// top
module top(
    input logic clk,
    input logic rst,
    output logic    RGB_G,
    output logic    RGB_R,
    output logic    RGB_B
);
    logic red_out;
    integer red;
    logic green_out;
    integer green;
    logic blue_out;
    integer blue;
    ramp #(
        .steps (7'b1100011)
    )
    u1 (
        .clk (clk),
        .rst (rst),
        .pwm_value (red)
    );
    ramp #(
        .steps (7'b0111000)
    )
    u2 (
            .clk (clk),
            .rst (rst),
            .pwm_value (green)
        );
    ramp #(
        .steps (7'b0001110)
    )
    u3 (
        .clk (clk),
        .rst (rst),
        .pwm_value (blue)
    );
    pwm u4 (
        .clk (clk),
        .rst (rst),
        .duty_cycle (red),
        .pwm_out (red_out)
    );
    assign RGB_R = red_out;
    pwm u5 (
        .clk (clk),
        .rst (rst),
        .duty_cycle (green),
        .pwm_out (green_out)
    );
    assign RGB_G = green_out;
    pwm u6 (
        .clk (clk),
        .rst (rst),
        .duty_cycle (blue),
        .pwm_out (blue_out)
    );
    assign RGB_B = blue_out;
endmodule
clock: 3.76 ns
lec_check: 0
abc_area: 1
cap_margin: 5
cell_pad_in_sites_detail_placement: 1
cell_pad_in_sites_global_placement: 2
core_margin: 7
core_utilization: 53
cts_cluster_diameter: 187
gpl_timing_driven: 0
hold_slack_margin: 0.13
max_routing_layer: met4
place_density_lb_addon: 0.17
slew_margin: 10
tns_end_percent: 70
run.sh (not shown) runs the stock make flow with config.mk's settings and CLKGATE_MAP_FILE=.
The first run aborted during global placement without I/O (3_1_place_gp_skip_io) (FLW-0024).
Next try:
CELL_PAD_IN_SITES_GLOBAL_PLACEMENT = unset   (was 2)
CORE_MARGIN = 2   (was 7)
CORE_UTILIZATION = 40   (was 53)
CTS_CLUSTER_DIAMETER = unset   (was 187)
GPL_TIMING_DRIVEN = unset   (was 0)
HOLD_SLACK_MARGIN = unset   (was 0.13)
MAX_ROUTING_LAYER = unset   (was met4)
PLACE_DENSITY = 0.42   (was unset)
PLACE_DENSITY_LB_ADDON = unset   (was 0.17)
TNS_END_PERCENT = unset   (was 70)
clock period = 10.0 ns   (was 3.76 ns; I/O delays follow)
With this change the flow produced a clean layout.
Synthesized area stays the same.
Die size grows by 24%.
Synthesized cell count does not change.

---

Starting RTL as in the previous note.
Settings: LEC_CHECK=0, ABC_AREA=0, CAP_MARGIN=20, CELL_PAD_IN_SITES_DETAIL_PLACEMENT=2, CELL_PAD_IN_SITES_GLOBAL_PLACEMENT=1, CORE_ASPECT_RATIO=0.9, CORE_MARGIN=2, CORE_UTILIZATION=15, CTS_CLUSTER_SIZE=97, GPL_TIMING_DRIVEN=0, MIN_ROUTING_LAYER=met2, SETUP_SLACK_MARGIN=0.26, SLEW_MARGIN=25, TNS_END_PERCENT=75; clock period 7.5 ns.
The baseline produced a clean layout.
Change:
- ABC_AREA: 0 -> not set
- CELL_PAD_IN_SITES_DETAIL_PLACEMENT: 2 -> not set
- CELL_PAD_IN_SITES_GLOBAL_PLACEMENT: 1 -> not set
- CORE_ASPECT_RATIO: 0.9 -> not set
- CORE_UTILIZATION: 15 -> 65
- CTS_CLUSTER_SIZE: 97 -> not set
- GPL_TIMING_DRIVEN: 0 -> not set
- MIN_ROUTING_LAYER: met2 -> not set
- SETUP_SLACK_MARGIN: 0.26 -> not set
- SLEW_MARGIN: 25 -> 20
- TNS_END_PERCENT: 75 -> not set
- clock period: 7.5 -> 4.94 ns (I/O delays scaled with it)
Result: The new run passed the timing, DRC and antenna checks; wire length decreases by a quarter to a third; cell count decreases by a quarter to a third; final area decreases by a little under a tenth; die size decreases by well over a third; clock-buffer cell count decreases by 16; fmax increases by about a fifth; critical path depth increases by 1; clock skew decreases by 0.023 ns; core utilization increases by 53 points.
Change:
- CAP_MARGIN: 20 -> 0
- CORE_UTILIZATION: 65 -> 72
- CTS_CLUSTER_SIZE: not set -> 26
- PLACE_DENSITY_LB_ADDON: not set -> 0.02
- SETUP_SLACK_MARGIN: not set -> 1.46
Result: Via count came out higher by about a fifth; die area came out lower by roughly a tenth; setup slack gains 0.091 ns; final area came out higher by roughly a tenth; flip-flop count stays the same; wire length came out higher by well over a third; first-iteration DRC count came out higher by well over a third; register-to-register slack gains 0.09 ns; cell count came out higher by a few percent.
Change:
- ABC_AREA: not set -> 0
- CAP_MARGIN: 0 -> 20
- CORE_ASPECT_RATIO: not set -> 0.71
- CTS_CLUSTER_SIZE: 26 -> 97
- SETUP_SLACK_MARGIN: 1.46 -> 1.23
- TNS_END_PERCENT: not set -> 5
- clock period: 4.94 -> 4.21 ns (I/O delays scaled with it)
The new run finished but failed the layout checks on setup timing.
Register-to-register slack loses 0.77 ns.
Setup slack gets worse by 0.77 ns.
Routed wire length falls by a few percent.
Utilization came out lower by 2.1 points.
Fmax drops slightly.

---

Setup of wip/ember:
Starting RTL as in the previous note.
Design top, start of the top module:
module top(
    input logic clk,
    input logic rst,
    output logic    RGB_G,
    output logic    RGB_R,
    output logic    RGB_B
);
clock: 7.04 ns
lec_check: 0
abc_area: 0
cap_margin: 20
core_aspect_ratio: 1.48
core_margin: 2
core_utilization: 71
cts_cluster_size: 97
max_routing_layer: met4
place_density_lb_addon: 0.01
setup_slack_margin: 2.02
slew_margin: 20
tns_end_percent: 75
Inputs modified between wip/ember and wip/tundra:
Settings: PLACE_DENSITY_LB_ADDON: 0.01 -> unset; CTS_CLUSTER_SIZE: 97 -> unset; CORE_ASPECT_RATIO: 1.48 -> unset; TNS_END_PERCENT: 75 -> unset; CORE_UTILIZATION: 71 -> 28; SETUP_SLACK_MARGIN: 2.02 -> unset; HOLD_SLACK_MARGIN: unset -> 0.27; the clock period (ns, I/O delays scaled along): 7.04 -> 10.0.
Findings:
- Relative to wip/ember, the critical path arrival of wip/tundra is higher by 0.21 ns.
- Compare wip/ember and wip/tundra | non-filler instance count after layout higher: wip/tundra
- | global-route usage | wip/tundra vs wip/ember | 17 points lower |
- | wire length of the first global-routing pass | wip/tundra vs wip/ember | worse |
- Wire length on wip/tundra is up relative to wip/ember.
- wip/ember and wip/tundra ended up with nearly the same hold slack.
--- input diff wip/tundra..wip/yarrow ---
Settings: a deleted ABC_AREA that had been 0; a deleted HOLD_SLACK_MARGIN that had been 0.27; an added CTS_CLUSTER_SIZE of 96; a deleted MAX_ROUTING_LAYER that had been met4; a change of CORE_UTILIZATION from 28 to 62; a change of the clock period (ns, I/O delays scaled along) from 10.0 to 7.57.
wip/yarrow: met1 usage in global routing higher than wip/tundra
Per-cell via count in the routed design: wip/yarrow higher than wip/tundra
Power share of the sequential group (higher): wip/yarrow
Changes observed in wip/yarrow relative to wip/tundra: core outline area has decreased; half-perimeter wire length after placement has decreased; post-synthesis to final-layout area growth has decreased.
Input-level comparison between wip/pepper and wip/yarrow:
Settings: a change of CORE_UTILIZATION from 62 to 72; an added SETUP_SLACK_MARGIN of 1.27; a change of CTS_CLUSTER_SIZE from 96 to 77; an added PLACE_DENSITY_LB_ADDON of 0.0; an added TNS_END_PERCENT of 5; a change of the clock period (ns, I/O delays scaled along) from 7.57 to 4.44.
[summary]
Going from wip/yarrow to wip/pepper, utilization picked up an extra 16 points, share of the core filled by cells before placement picked up an extra 9.7 points, post-route worst setup slack lost 2.57 ns, via count of the first global-routing pass picked up an extra 1150, overall die area lost 14%.
| hold slack | wip/yarrow vs wip/pepper | ≈ equal |
wip/pepper: worst setup slack for register-to-register paths is 2.57 ns lower than what wip/yarrow reported.
Between wip/yarrow and wip/pepper, the global routing met3 resource utilization does not differ in any meaningful way.

---

== rev 12 ==
top again, from the RTL that the note above started with.
Settings: LEC_CHECK=0, ABC_AREA=0, CAP_MARGIN=20, CORE_ASPECT_RATIO=1.48, CORE_MARGIN=2, CORE_UTILIZATION=65, CTS_CLUSTER_SIZE=97, SLEW_MARGIN=20, TNS_END_PERCENT=75; clock period 3.69 ns.
Finished, but not clean: rev 12, with negative setup slack.
[inputs] rev 13 vs rev 12
- a change of CORE_ASPECT_RATIO from 1.48 to 0.71
- a change of CORE_UTILIZATION from 65 to 72
- an added SETUP_SLACK_MARGIN of 1.23
- an added PLACE_DENSITY_LB_ADDON of 0.02
- a change of the clock period (ns, I/O delays scaled along) from 3.69 to 4.31
Diff rev 12 -> rev 13: setup slack of the critical path after layout went up, global routing usage on met1 went up, worst relative slew slack went up.
Of rev 13 and rev 12, not a single run came through the flow clean.
In rev 13 the implementation completed, yet the final layout does not meet the checks, the culprit being negative setup slack.
From rev 12 to rev 13 the numbers moved as follows: total cell area reported by yosys after synthesis comparable; area overhead of the layout relative to synthesis now sits lower.

---

Starting RTL as in the previous note.
==> flow/design.v (excerpt) <==
module top(
    input logic clk,
    input logic rst,
    output logic    RGB_G,
    output logic    RGB_R,
    output logic    RGB_B
);
export LEC_CHECK = 0
export ABC_AREA = 0
export CAP_MARGIN = 5
export CELL_PAD_IN_SITES_DETAIL_PLACEMENT = 1
export CELL_PAD_IN_SITES_GLOBAL_PLACEMENT = 2
export CORE_MARGIN = 2
export CORE_UTILIZATION = 53
export CTS_CLUSTER_DIAMETER = 187
export HOLD_SLACK_MARGIN = 0.13
export MAX_ROUTING_LAYER = met4
export PLACE_DENSITY_LB_ADDON = 0.17
export SLEW_MARGIN = 10
create_clock -name core_clock -period 10.0 [get_ports {clk}]
Edit:
CAP_MARGIN = 20   (was 5)
CELL_PAD_IN_SITES_DETAIL_PLACEMENT = default   (was 1)
CELL_PAD_IN_SITES_GLOBAL_PLACEMENT = default   (was 2)
CORE_UTILIZATION = 28   (was 53)
CTS_CLUSTER_DIAMETER = default   (was 187)
GPL_TIMING_DRIVEN = 0   (was default)
HOLD_SLACK_MARGIN = 0.27   (was 0.13)
PLACE_DENSITY_LB_ADDON = default   (was 0.17)
SETUP_SLACK_MARGIN = 2.48   (was default)
SLEW_MARGIN = 25   (was 10)
Result: Via count falls by 2.9%; core utilization goes down by 27 points; worst setup slack gets worse by 99 ps; first-iteration DRC count rose by 20%; global-route usage goes down by 13 points.
Edit:
ABC_AREA = default   (was 0)
CORE_UTILIZATION = 65   (was 28)
GPL_TIMING_DRIVEN = default   (was 0)
HOLD_SLACK_MARGIN = default   (was 0.27)
MAX_ROUTING_LAYER = default   (was met4)
SETUP_SLACK_MARGIN = default   (was 2.48)
SLEW_MARGIN = 20   (was 25)
clock period = 4.44 ns   (was 10.0 ns; I/O delays follow)
The changed run produced a layout that fails on negative setup slack.
Final area went down by 2.0%.
Sequential share of layout area went up by 0.52 points.
Critical path depth went up by 3.
Setup slack loses 4900 ps.
Non-clock buffer count went down by 36.
Edit:
CORE_UTILIZATION = 35   (was 65)
clock period = 10.0 ns   (was 4.44 ns; I/O delays follow)
The new run went through all stages and came out clean.
Routed wire length is higher by 1.3%.
Power fell by 55%.
Cell area barely changes.
Critical path depth came out lower by 4.
Worst hold slack hardly moves.
Edit:
ABC_AREA = 1   (was default)
CORE_UTILIZATION = 28   (was 35)
The new run finished clean.
Sequential share of layout area goes down by 4.0 points.
Final area goes up by about a fifth.
Sequential power hardly moves.
Core utilization goes down by 7.6 points.
Routed wire length goes up by well over a third.
Power figures rest on the tool's default switching activity, not on a simulated workload.
